Design top, start of the top module:
module top(
input clk,
input rst,
input  [31:0] b_rdata,
output [31:0] b_wdata,
output [31:0] addr,
output [3:0] we,
output en,
output rstout
    );
Size in the first run: roughly 2900 cells after synthesis, ~330 flip-flops, roughly 100 I/O pins, roughly 24000 µm² of cells after synthesis.
Settings: LEC_CHECK=0, ABC_AREA=1, CAP_MARGIN=25, CORE_MARGIN=10, CORE_UTILIZATION=17, CTS_CLUSTER_DIAMETER=247, GPL_ROUTABILITY_DRIVEN=1, MAX_ROUTING_LAYER=met4, PLACE_DENSITY_LB_ADDON=0.17, SLEW_MARGIN=20, TNS_END_PERCENT=25; clock period 7.9 ns.
run.sh (not shown) runs the stock make flow with config.mk's settings and CLKGATE_MAP_FILE=.
The baseline went through all stages and came out clean.
Edit:
ABC_AREA = default   (was 1)
CAP_MARGIN = 20   (was 25)
CORE_MARGIN = 2   (was 10)
CORE_UTILIZATION = 70   (was 17)
CTS_CLUSTER_DIAMETER = 63   (was 247)
GPL_ROUTABILITY_DRIVEN = default   (was 1)
MAX_ROUTING_LAYER = default   (was met4)
PLACE_DENSITY_LB_ADDON = default   (was 0.17)
TNS_END_PERCENT = default   (was 25)
clock period = 4.75 ns   (was 7.9 ns; I/O delays follow)
The changed run completed, yet does not pass: setup timing.
Design area is lower by 9.5%.
Setup slack gets worse by 2.7 ns.
Utilization is higher by 62 points.
Wire length is lower by 26%.
Synthesized area is lower by 7.3%.
Count of clock-buffer cells in the layout is lower by 16.
Register-to-register slack gets worse by 2.7 ns.
Combinational power is higher by about 4%.
Non-clock buffer count is higher by 108.
Cell count is lower by 46%.
Edit:
CORE_UTILIZATION = 68   (was 70)
CTS_CLUSTER_DIAMETER = default   (was 63)
clock period = 4.93 ns   (was 4.75 ns; I/O delays follow)
The changed run finished but fails on setup timing.
Count of clock-buffer cells in the layout came out higher by 1.
Worst setup slack improved by 0.26 ns.
Hold slack improved by 0.011 ns.
Clock power came out lower by about 2%.
Edit:
ABC_AREA = 1   (was default)
CORE_UTILIZATION = 70   (was 68)
CTS_CLUSTER_DIAMETER = 63   (was default)
PLACE_DENSITY_LB_ADDON = 0.29   (was default)
clock period = 3.16 ns   (was 4.93 ns; I/O delays follow)
The new run completed and failed the layout checks on setup timing.
Setup slack gets worse by 1.7 ns.
Synthesized cell count rises by 42%.
Cell area rises by 11%.
Wire length rises by 21%.
Non-clock buffer count rises by 59.
Cell count rises by 34%.
Area after synthesis rises by 7.8%.
Clock-buffer cell count falls by 2.
Via count rises by 31%.
Clock power rises by 64%.
Edit:
ABC_AREA = default   (was 1)
CORE_ASPECT_RATIO = 0.62   (was default)
CORE_UTILIZATION = 17   (was 70)
CTS_CLUSTER_DIAMETER = default   (was 63)
MAX_ROUTING_LAYER = met4   (was default)
PLACE_DENSITY_LB_ADDON = default   (was 0.29)
clock period = 6.0 ns   (was 3.16 ns; I/O delays follow)
This time the run ran to the end with no violations.
Combinational power is lower by 65%.
Synthesized area came out lower by 7.3%.
Clock-buffer cell count decreases by 4.
Routed wire length falls by 3.3%.
Maximum frequency went down by 8.0%.
Final cell count is higher by 9.3%.
Worst hold slack gets better by 0.073 ns.
Edit:
CORE_ASPECT_RATIO = default   (was 0.62)
CORE_UTILIZATION = 49   (was 17)
MAX_ROUTING_LAYER = default   (was met4)
clock period = 5.68 ns   (was 6.0 ns; I/O delays follow)
The changed run completed without violations; count of clock-buffer cells in the layout grows by 7; setup slack loses 0.050 ns; worst hold slack is better by 0.0045 ns; non-clock buffer count goes up by 5; critical path depth does not change; power goes up by 6.0%; sequential power came out higher by about 6%; sequential share of layout area increases by 1.9 points; utilization goes up by 36 points; final area shrinks by 5.0%; combinational power is lower by about 5%.

## run A
The RTL this note starts from:
==> flow/design.v <==
module processor(
input   clk,
input   rst,
input   inst_valid,
input   [63:0] p_rdata,
output  reg [31:0] p_wdata,
output  reg done
    );
parameter IDLE = 0;
parameter INST = 1;
parameter ADD  = 2;
parameter SUB  = 3;
parameter MUL  = 4;
parameter TRAN = 5;
parameter DET  = 6;
parameter DONE = 7;
reg [2:0] state,n_state;
reg [4:0] inst;
reg  [6:0] A_0,A_1,A_2,A_3,B_0,B_1,B_2,B_3;
always@(posedge clk or posedge rst) begin
    if(rst) begin
        state <= 0;
    end
    else begin
        state <= n_state;
    end
end
always@(*) begin
    case(state)
    IDLE:begin
        n_state =(inst_valid == 1)? INST : IDLE; 
    end
    INST:begin
        case(inst)
            5'b00001:   n_state = ADD;
            5'b00010:   n_state = SUB;
            5'b00100:   n_state = MUL;
            5'b01000:   n_state = TRAN;
            5'b10000:   n_state = DET;
            default:     n_state = IDLE;
        endcase
    end
    ADD:begin
        n_state = DONE;
    end
    SUB:begin
        n_state = DONE;
    end
    MUL:begin
        n_state = DONE;
    end
    TRAN:begin
        n_state = DONE;
    end
    DET:begin
        n_state = DONE;
    end
    DONE:begin
        n_state = IDLE;
    end
    default:begin
        n_state = IDLE;
    end
    endcase
end
always@(posedge clk) begin
    case(state)
    IDLE:begin
         p_wdata <= 0;
         done    <= 0;
         inst <= (inst_valid == 1)? p_rdata[60:56] : 5'd0;
         A_0  <= (inst_valid == 1)? p_rdata[6:0] : 7'd0;
         A_1  <= (inst_valid == 1)? p_rdata[13:7] : 7'd0;
         A_2  <= (inst_valid == 1)? p_rdata[20:14] : 7'd0;
         A_3  <= (inst_valid == 1)? p_rdata[27:21] : 7'd0;
         B_0  <= (inst_valid == 1)? p_rdata[34:28] : 7'd0;
         B_1  <= (inst_valid == 1)? p_rdata[41:35] : 7'd0;
         B_2  <= (inst_valid == 1)? p_rdata[48:42] : 7'd0;
         B_3  <= (inst_valid == 1)? p_rdata[55:49] : 7'd0;
    end
    INST:begin
    end
    ADD:begin
        p_wdata[6:0]   <= A_0 + B_0;
        p_wdata[13:7]  <= A_1 + B_1;
        p_wdata[20:14] <= A_2 + B_2;
        p_wdata[27:21] <= A_3 + B_3;
        p_wdata[31:28] <= 4'd0;
        done <= 1;
    end
    SUB:begin
        p_wdata[6:0]   <= A_0 - B_0;
        p_wdata[13:7]  <= A_1 - B_1;
        p_wdata[20:14] <= A_2 - B_2;
        p_wdata[27:21] <= A_3 - B_3;
        p_wdata[31:28] <= 4'd0;
        done <= 1;
    end
    MUL:begin
        p_wdata[6:0]     <= (A_0 * B_0) + (A_1 * B_2);
        p_wdata[13:7]    <= (A_0 * B_1) + (A_1 * B_3);
        p_wdata[20:14]   <= (A_2 * B_0) + (A_3 * B_2);
        p_wdata[27:21]   <= (A_2 * B_1) + (A_3 * B_3);
        p_wdata[31:28] <= 4'd0;
        done <= 1;
    end
    TRAN:begin
        p_wdata[6:0]     <= A_0;
        p_wdata[13:7]    <= A_2;
        p_wdata[20:14]   <= A_1;
        p_wdata[27:21]   <= A_3; 
        p_wdata[31:28] <= 4'd0;
        done <= 1;
    end
    DET:begin
        p_wdata[6:0]     <= (A_0 * A_3) - (A_1 * A_2);
        p_wdata[31:6] <= 25'd0;
        done <= 1;
    end
    DONE:begin
        done <= 0;
    end
    default:begin
        p_wdata <= 0;
        done    <= 0;
    end
    endcase
end
endmodule
module controller(
input clk,
input rst,
input done,
input  [31:0] p_wdata,
input  [31:0] b_rdata,
output reg [31:0] b_wdata,
output [63:0] p_rdata,
output reg [31:0] addr,
output reg inst_valid,
output reg [3:0] we,
output reg en
    );
parameter bram_base_addr   = 32'h00000000;  
parameter result_base_addr   =  32'h00000000 ; 
parameter RESET_1     = 0;
parameter RESET_2     = 1;
parameter IDLE      = 2;
parameter R_BEGIN_1 = 3;
parameter R_BEGIN_2 = 4;
parameter READ_1    = 5;
parameter READ_2    = 6;
parameter READ_3    = 7;
parameter READ_4    = 8;
parameter WAIT      = 9;
parameter WRITE_1   = 10;
parameter WRITE_2   = 11;
reg [31:0] data1,data2;
reg start;
reg [3:0]  state,n_state;
reg [31:0] counter_r,counter_w;
reg [31:0] count,count_goal;
assign   p_rdata = {data2,data1};
always@(posedge clk or posedge rst) begin
    if(rst) begin
        state <= RESET_1;
    end
    else begin
        state <= n_state;
    end
end
always@(*) begin
    case(state)
        RESET_1:begin
            n_state = RESET_2;
        end
        RESET_2:begin
            n_state = (count == count_goal)? IDLE : RESET_2;
        end
        IDLE:begin
            n_state = (start)? READ_1 : R_BEGIN_1;
        end
        R_BEGIN_1:begin
             n_state = R_BEGIN_2;
        end
        R_BEGIN_2:begin
             n_state = IDLE;
        end
        READ_1:begin
            n_state = READ_2;
        end
        READ_2:begin
            n_state = READ_3;
        end
        READ_3:begin
            n_state = READ_4;
        end
        READ_4:begin
            n_state = WAIT;
        end
        WAIT:begin
            n_state = (done)? WRITE_1 : WAIT;
        end
        WRITE_1:begin
            n_state = WRITE_2;
        end
        WRITE_2:begin
            n_state = IDLE;
        end 
        default: begin
            n_state = IDLE;
        end 
    endcase
end
always@(posedge clk) begin
    case(state)
        RESET_1:begin
            inst_valid <= 0;
            counter_r    <= 32'd4;
            counter_w    <= 32'd40;
            addr       <= 0;
            we         <= 4'h0;
            en         <= 0;
            start      <= 0;
            data1      <= 0;
            data2      <= 0;
            count      <= 0;
            count_goal <=15; 
            b_wdata    <= 0;
        end 
        RESET_2:begin
            en         <= (count == count_goal)? 1:0;
            count      <= (count == count_goal)? 0 : count +1;
        end
        IDLE:begin
            addr <= (start)? bram_base_addr + counter_r : bram_base_addr;
            we   <= 0;
        end
        R_BEGIN_1:begin
             addr <= addr;
        end
        R_BEGIN_2:begin
              start <= (b_rdata[31] == 1)? 1:0;
        end
        READ_1:begin
            addr <= addr;
            counter_r <= counter_r + 32'd4;
        end
        READ_2:begin
            data1  <= b_rdata;
            addr <= bram_base_addr + counter_r;
        end
        READ_3:begin
            addr <= addr;
            counter_r <= counter_r + 32'd4;
        end
        READ_4:begin
            data2  <= b_rdata;
            counter_r <= counter_r + 32'd4;
        end
        WAIT:begin
            inst_valid <= 1;
            b_wdata    <= (done == 1)? p_wdata : 0;
        end
        WRITE_1:begin
            inst_valid <= 0;
            addr <= result_base_addr + counter_w;
            we   <= 4'hf;
        end
        WRITE_2:begin
            counter_w    <= counter_w + 32'd4;
            we   <= 4'hf;
            start <= 0;
        end 
        default: begin
            inst_valid <= 0;
            counter_r    <= 32'd4;
            counter_w    <= 32'd40;
            addr       <= 0;
            we         <= 4'h0;
            en         <= 0;
            start      <= 0;
            data1      <= 0;
            data2      <= 0;
            count      <= 0;
            count_goal <=15; 
            b_wdata    <= 0;
        end 
    endcase
end
endmodule
`timescale 1ns / 1ps
module top(
input clk,
input rst,
input  [31:0] b_rdata,
output [31:0] b_wdata,
output [31:0] addr,
output [3:0] we,
output en,
output rstout
    );
wire inst_valid;
wire [63:0] p_rdata;
wire [31:0] p_wdata;
wire done;
assign rstout = ~rst;
processor po(
        .clk(clk),
        .rst(rstout),
        .inst_valid(inst_valid),
        .p_rdata(p_rdata),
        .p_wdata(p_wdata),
        .done(done)
    );
controller co(
        .clk(clk),
        .rst(rstout),
        .done(done),
        .p_wdata(p_wdata),
        .b_rdata(b_rdata),
        .b_wdata(b_wdata),   
        .p_rdata(p_rdata),
        .addr(addr),
        .inst_valid(inst_valid),
        .we(we),
        .en(en)
    );
endmodule
Settings: LEC_CHECK=0, CAP_MARGIN=20, CORE_MARGIN=2, CORE_UTILIZATION=72, CTS_CLUSTER_DIAMETER=29, CTS_CLUSTER_SIZE=36, GPL_ROUTABILITY_DRIVEN=1, MAX_ROUTING_LAYER=met4, PLACE_DENSITY=0.42, SETUP_SLACK_MARGIN=1.51, SLEW_MARGIN=20; clock period 5.2 ns.
Run A finished every stage; the final checks, however, were not passed, the failures being setup timing.
## Diff of input files: run B against run A
# run A
export LEC_CHECK = 0
export CAP_MARGIN = 20
export CORE_MARGIN = 2
export CORE_UTILIZATION = 72
export CTS_CLUSTER_DIAMETER = 29
export CTS_CLUSTER_SIZE = 36
export GPL_ROUTABILITY_DRIVEN = 1
export MAX_ROUTING_LAYER = met4
export PLACE_DENSITY = 0.42
export SETUP_SLACK_MARGIN = 1.51
export SLEW_MARGIN = 20
create_clock -name core_clock -period 5.2 [get_ports {clk}]
# run B
export LEC_CHECK = 0
export ABC_AREA = 1
export CAP_MARGIN = 20
export CORE_MARGIN = 2
export CORE_UTILIZATION = 71
export SLEW_MARGIN = 20
create_clock -name core_clock -period 7.03 [get_ports {clk}]
Findings:
Run B: all stages complete, timing, DRC and antenna checks passed
From run A to run B the numbers moved as follows: clock transition at the registers of the reported paths stayed essentially flat; worst-case clock buffer depth stayed essentially flat; height of the die rose by about 4.5%; final critical-path setup slack rose by 1.32 ns; die area rose by 3000 µm².
Run comparison: run B highest metal layer with signal wires met5; run A highest metal layer with signal wires met4
Run A reports its master of the slowest instance on the critical path as fa_1 while run B reports edfxtp_1.
### run B -> run C
# run B
export LEC_CHECK = 0
export ABC_AREA = 1
export CAP_MARGIN = 20
export CORE_MARGIN = 2
export CORE_UTILIZATION = 71
export SLEW_MARGIN = 20
create_clock -name core_clock -period 7.03 [get_ports {clk}]
# run C
export LEC_CHECK = 0
export CAP_MARGIN = 20
export CORE_MARGIN = 2
export CORE_UTILIZATION = 72
export CTS_CLUSTER_DIAMETER = 28
export CTS_CLUSTER_SIZE = 21
export SETUP_SLACK_MARGIN = 0.25
export SLEW_MARGIN = 20
create_clock -name core_clock -period 4.93 [get_ports {clk}]
==> results <==
Finished, but not clean: run C, with setup timing. NOTE: x dimension of the die in run C falls short of that of run B. Run B has a lower power attributed to combinational cells than run C. End point of the critical path: po.p_wdata[27]$_DFFE_PP_ -> run B, po.p_wdata[6]$_DFFE_PP_ -> run C. Compared with run B, in run C total number of multi-input combinational cells has decreased, wire length on met3 picked up an extra 7.5%, multi-input combinational area share rose by 0.60 points. In run C, the share of the core filled with cells in the final layout came out 9.5 points above the value in run B. Comparing the two runs side by side, run C comes out behind run B on cell area. The minimum setup slack after placement of run C is lower than that of run B.
No activity file was given, so power comes from the tool's default toggle rates.
